// cache
module cache (
    input   logic           i_hclk,
    input   logic           i_hnreset,
    input   logic           i_hsel_m,
    input   logic   [31:0]  i_haddr_m,
    input   logic           i_hwrite_m,
    input   logic   [ 2:0]  i_hsize_m,
    input   logic   [ 2:0]  i_hburst_m,
    input   logic   [ 3:0]  i_hprot_m,
    input   logic   [ 1:0]  i_htrans_m,
    input   logic           i_hmastlock_m,
    input   logic           i_hready_m,
    input   logic   [31:0]  i_hwdata_m,
    output  logic           o_hready_m,
    output  logic           o_hresp_m,
    output  logic   [31:0]  o_hrdata_m,
    input   logic           i_nbypass,
    input   logic   [31:0]  i_climit,
    input   logic           i_d_cache_en,
    output  logic           o_hsel_sl,
    output  logic           o_hready_i_sl,
    output  logic   [31:0]  o_haddr_sl,
    output  logic           o_hwrite_sl,
    output  logic   [2:0]   o_hsize_sl,
    output  logic   [1:0]   o_htrans_sl,
    output  logic   [31:0]  o_hwdata_sl,
    input   logic   [31:0]  i_hrdata_sl,
    input   logic           i_hready_o_sl,
    input   logic           i_hresp_sl,
    output  logic           o_mem_en,
    output  logic           o_mem_we,
    output  logic   [7:0]   o_mem_addr,
    output  logic   [31:0]  o_mem_wdata,
    input   logic   [31:0]  i_mem_rdata
    );
Size: ~360 flip-flops.
clock: 8.8 ns
lec_check: 0
abc_area: 0
cap_margin: 5
cell_pad_in_sites_global_placement: 2
core_aspect_ratio: 1.48
core_margin: 4
core_utilization: 50
cts_cluster_diameter: 137
cts_cluster_size: 44
place_density_lb_addon: 0.11
setup_slack_margin: -0.15
slew_margin: 5
run.sh (not shown) runs the stock make flow with config.mk's settings and CLKGATE_MAP_FILE=.
The baseline aborted during 3_3_place_gp.
Rerun with:
ABC_AREA = unset   (was 0)
CAP_MARGIN = 20   (was 5)
CELL_PAD_IN_SITES_GLOBAL_PLACEMENT = unset   (was 2)
CORE_ASPECT_RATIO = unset   (was 1.48)
CORE_MARGIN = 2   (was 4)
CORE_UTILIZATION = 58   (was 50)
CTS_CLUSTER_DIAMETER = unset   (was 137)
CTS_CLUSTER_SIZE = unset   (was 44)
PLACE_DENSITY = 0.6   (was unset)
PLACE_DENSITY_LB_ADDON = unset   (was 0.11)
SETUP_SLACK_MARGIN = 1.79   (was -0.15)
SLEW_MARGIN = 20   (was 5)
clock period = 6.58 ns   (was 8.8 ns; I/O delays follow)
Outcome: The new run produced a layout that fails on negative setup slack. Die area fell by about a fifth. Synthesized area does not change. Synthesized cell count is unchanged.


Starting RTL as in the previous note.
clock: 7.38 ns
lec_check: 0
cap_margin: 0
core_margin: 2
core_utilization: 60
gpl_routability_driven: 1
gpl_timing_driven: 0
place_density: 0.59
setup_slack_margin: 1.99
slew_margin: 20
The starting point ended with an error in global routing, error DRT-9419.
Then changed:
- CAP_MARGIN: 0 -> 20
- CORE_UTILIZATION: 60 -> 56
- GPL_TIMING_DRIVEN: 0 -> unset
- PLACE_DENSITY: 0.59 -> 0.51
- SETUP_SLACK_MARGIN: 1.99 -> unset
- clock period: 7.38 -> 7.91 ns (I/O delays scaled with it)
Now the flow completed, yet does not pass: setup timing.
Synthesized cell count is unchanged.
Die size came out higher by about 7%.
Synthesized area is unchanged.
Then changed:
- CORE_UTILIZATION: 56 -> 40
- GPL_ROUTABILITY_DRIVEN: 1 -> unset
- PLACE_DENSITY: 0.51 -> 0.6
- SETUP_SLACK_MARGIN: unset -> 1.4
- clock period: 7.91 -> 11.9 ns (I/O delays scaled with it)
After rerunning: Now the flow ran to the end with no violations. Clock-buffer cell count grows by 12. Setup slack gets better by 2.1 ns. Final cell count stays flat. Cell area went down by 3.9%. Non-clock buffer count drops by 225. Die size is higher by 39%. Total power shrinks by 34%. Sequential power is lower by 35%.
Then changed:
- CORE_UTILIZATION: 40 -> 59
- PLACE_DENSITY: 0.6 -> unset
- SETUP_SLACK_MARGIN: 1.4 -> 1.77
- clock period: 11.9 -> 6.81 ns (I/O delays scaled with it)
After rerunning: The changed run completed, yet does not pass: setup timing. Cell count went up by 1.1%. Register-to-register slack got worse by 4.7 ns. Synthesized area is unchanged. Total power went up by 83%.


Starting RTL as in the previous note.
make LEC_CHECK=0 CAP_MARGIN=20 CELL_PAD_IN_SITES_DETAIL_PLACEMENT=2 CELL_PAD_IN_SITES_GLOBAL_PLACEMENT=3 CORE_MARGIN=2 CORE_UTILIZATION=27 CTS_CLUSTER_SIZE=56 HOLD_SLACK_MARGIN=0.1 MAX_ROUTING_LAYER=met4 MIN_ROUTING_LAYER=met2 PLACE_DENSITY_LB_ADDON=0.25 SETUP_SLACK_MARGIN=0.46 SLEW_MARGIN=20 finish   # period 12.0 ns
The baseline completed without violations.
Then changed:
Settings changed: CELL_PAD_IN_SITES_DETAIL_PLACEMENT 2 to unset, CELL_PAD_IN_SITES_GLOBAL_PLACEMENT 3 to unset, CORE_UTILIZATION 27 to 59, CTS_CLUSTER_DIAMETER set to 25, CTS_CLUSTER_SIZE 56 to unset, HOLD_SLACK_MARGIN 0.1 to unset, MIN_ROUTING_LAYER met2 to unset, PLACE_DENSITY_LB_ADDON 0.25 to unset, SETUP_SLACK_MARGIN 0.46 to 1.77.
Clock period 12.0 ns to 6.81 ns, I/O delays scaled along.
Result:
- The new run aborted during global routing
- die size came out lower by well over a third
- area after synthesis does not change
- synthesized cell count stays the same
Then changed:
Settings changed: CORE_UTILIZATION 59 to 40, CTS_CLUSTER_DIAMETER 25 to unset, MAX_ROUTING_LAYER met4 to unset, PLACE_DENSITY set to 0.6, SETUP_SLACK_MARGIN 1.77 to unset.
Clock period 6.81 ns to 8.24 ns, I/O delays scaled along.
The changed run produced a layout that fails on negative setup slack.
Die area climbs by 46%.
Synthesized cell count does not change.
Area after synthesis is unchanged.
Then changed:
Settings changed: CORE_UTILIZATION 40 to 66, MAX_ROUTING_LAYER set to met4, PLACE_DENSITY 0.6 to unset, SETUP_SLACK_MARGIN set to 1.33.
Clock period 8.24 ns to 9.5 ns, I/O delays scaled along.
=>
- Now the flow aborted during global routing (GRT-0116)
- area after synthesis does not change
- synthesized cell count does not change
- die area came out lower by 39%
Power is estimated from default activity; no workload was simulated.
